== v13 ==
Design pit, start of the top module:
module pit(
	input               clk,
	input               rst_n,
	output              irq,
	input       [2:0]   io_address,
	input               io_read,
	output reg  [7:0]   io_readdata,
	input               io_write,
	input       [7:0]   io_writedata,
	output              speaker_out,
	input      [27:0]   clock_rate
);
reg [27:0] clk_rate;
always @(posedge clk) clk_rate <= clock_rate;
reg ce_system_counter;
reg [27:0] sum;
always @(posedge clk) begin : system_counter
	reg [27:0] sum_next;
	sum_next = sum + 28'd2386362;  
	ce_system_counter <= 1'b0;
	if(rst_n == 1'b0) sum <= 28'd0;
	else if(sum_next >= clk_rate) begin
		sum <= sum_next - clk_rate;
		ce_system_counter <= 1'b1;
	end
	else sum <= sum_next;
end
reg system_clock;
always @(posedge clk) begin
    if(rst_n == 1'b0)           system_clock <= 1'b0;
    else if(ce_system_counter)  system_clock <= ~system_clock;
end
always @(posedge clk) if(io_read) io_readdata <=
    (io_read && io_address == 0) ? counter_0_readdata :
    (io_read && io_address == 1) ? counter_1_readdata :
    (io_read && io_address == 2) ? counter_2_readdata :
    (io_read && io_address[2])   ? { 2'b0, spk_out, counter_1_toggle, 2'b0, speaker_enable, speaker_gate } :
                                     8'd0;  
reg [5:0] counter_1_cnt;
always @(posedge clk) begin
    if(rst_n == 1'b0)                                       counter_1_cnt <= 6'd0;
    else if(ce_system_counter && counter_1_cnt == 6'd35)    counter_1_cnt <= 6'd0;
    else if(ce_system_counter)                              counter_1_cnt <= counter_1_cnt + 6'd1;
end
reg counter_1_toggle;
always @(posedge clk) begin
    if(rst_n == 1'b0)                                       counter_1_toggle <= 1'b0;
  ...
==> flow/config.mk <==
export PLATFORM = sky130hd
export DESIGN_NAME = pit
export DESIGN_NICKNAME = pit
export VERILOG_FILES = /design/flow/design.v
export SDC_FILE = /design/flow/constraint.sdc
export NUM_CORES = 4
export LEC_CHECK = 0
export CAP_MARGIN = 20
export CORE_MARGIN = 2
export CORE_UTILIZATION = 72
export PLACE_DENSITY = 0.35
export SETUP_SLACK_MARGIN = 2.44
export SLEW_MARGIN = 20
==> flow/constraint.sdc <==
create_clock -name core_clock -period 9.45 [get_ports {clk}]
set_input_delay 1.8900 -clock core_clock [delete_from_list [all_inputs] [get_ports {clk}]]
set_output_delay 1.8900 -clock core_clock [all_outputs]
set_load 0.01 [all_outputs]
run.sh (not shown) runs the stock make flow with config.mk's settings and CLKGATE_MAP_FILE=.
v13 did not stop at any stage, and its layout met the timing, design-rule and antenna checks.
For v14, these inputs were changed with respect to v13:
Settings: an added CTS_CLUSTER_DIAMETER of 28; an added ABC_AREA of 1; a change of SETUP_SLACK_MARGIN from 2.44 to 0.88; a change of the clock period (ns, I/O delays scaled along) from 9.45 to 3.28.
==> results <==
- v14: aborted in 5_1_grt (tool error)
- Global placer's final weighted congestion grows by a few percent when moving from v13 to v14.
- In the metrics for v13 and v14, the one carrying the lower compound-cell area share of the yosys netlist is v14.
- Looking at synthesized-area fraction occupied by and/or/nand/nor cells, v14 sits above v13.
- Number of post-CTS setup repair buffers for v14 is higher than for v13.
- Sort v13 and v14 by setup slack after placement, descending, and v13 comes first.
- Cmp v13 and v14 / xor and xnor area share after synthesis / lower: v14
- Average cell area after synthesis for v14 is lower than for v13.
- Synthesized area is lower on v13
- In v14, chip area from the yosys synthesis statistics is higher than in v13.
- Die area ended up about 0.4% higher on v14 than on v13.
- Effective utilization at floorplan for v14: 1.2 points down relative to v13
--- input diff v14..v1 ---
Settings: ABC_AREA no longer set, was 1; PLACE_DENSITY no longer set, was 0.35; CORE_UTILIZATION now 41, was 72; SETUP_SLACK_MARGIN no longer set, was 0.88; CTS_CLUSTER_DIAMETER no longer set, was 28; the clock period (ns, I/O delays scaled along) now 5.47, was 3.28.
v1 was carried through to the last stage, and its layout satisfied the timing, design-rule and antenna checks. From v14 to v1, number of primary I/O pins did not move at all. The run showing the smaller total half-perimeter wirelength after legalization and detailed placement is v1. Compared v1 vs v14, and multiplexer area fraction after synthesis is up in v1. Relative to v14, total die size has gone up in v1. v1 vs v14: instance count after placement with tap cells included down by a little under 10%. Compared with v14, in v1 fraction of registers with async set or reset after synthesis roughly the same, synthesized area now sits lower, chip area in the Yosys report went down, number of levels in the clock H-tree dropped 1.
## Diff of input files: v23 against v1
Settings: swapping 41 for 50 in CORE_UTILIZATION; putting SETUP_SLACK_MARGIN at 1.08 where nothing was set; swapping 5.47 for 4.26 in the clock period (ns, I/O delays scaled along).
## What came out
Compared with v1, v23 shows a internal power that is 28% higher. a2111oi_1 as the slowest cell on the critical path was reported by v1, and a311oi_1 by v23. In the metrics for v1 and v23, the one carrying the higher total power is v23. Going from v1 to v23, wire length grows by 7.5%. v23: final HPWL from detailed placement is 9.2% higher than what v1 reported. Compared with v1, v23 shows area used by sequential logic in the layout higher by 25 sq um. The via total after detailed routing of v23 exceeds that of v1 by 2.5%.
What v21 does differently from v23 at the input level:
Settings: a change of CORE_UTILIZATION from 50 to 72; a deleted SETUP_SLACK_MARGIN that had been 1.08; an added PLACE_DENSITY of 0.67; a change of the clock period (ns, I/O delays scaled along) from 4.26 to 9.45.
[summary]
Compared with v23, v21 shows a higher logic gate fraction of the total cell area.
On sequential share of layout area, the higher figure sits with v21, not v23.
For the data arrival at the endpoint of the critical path, v21 came in 1.26 ns higher than v23 did.
Power and IR drop assume default switching activity.
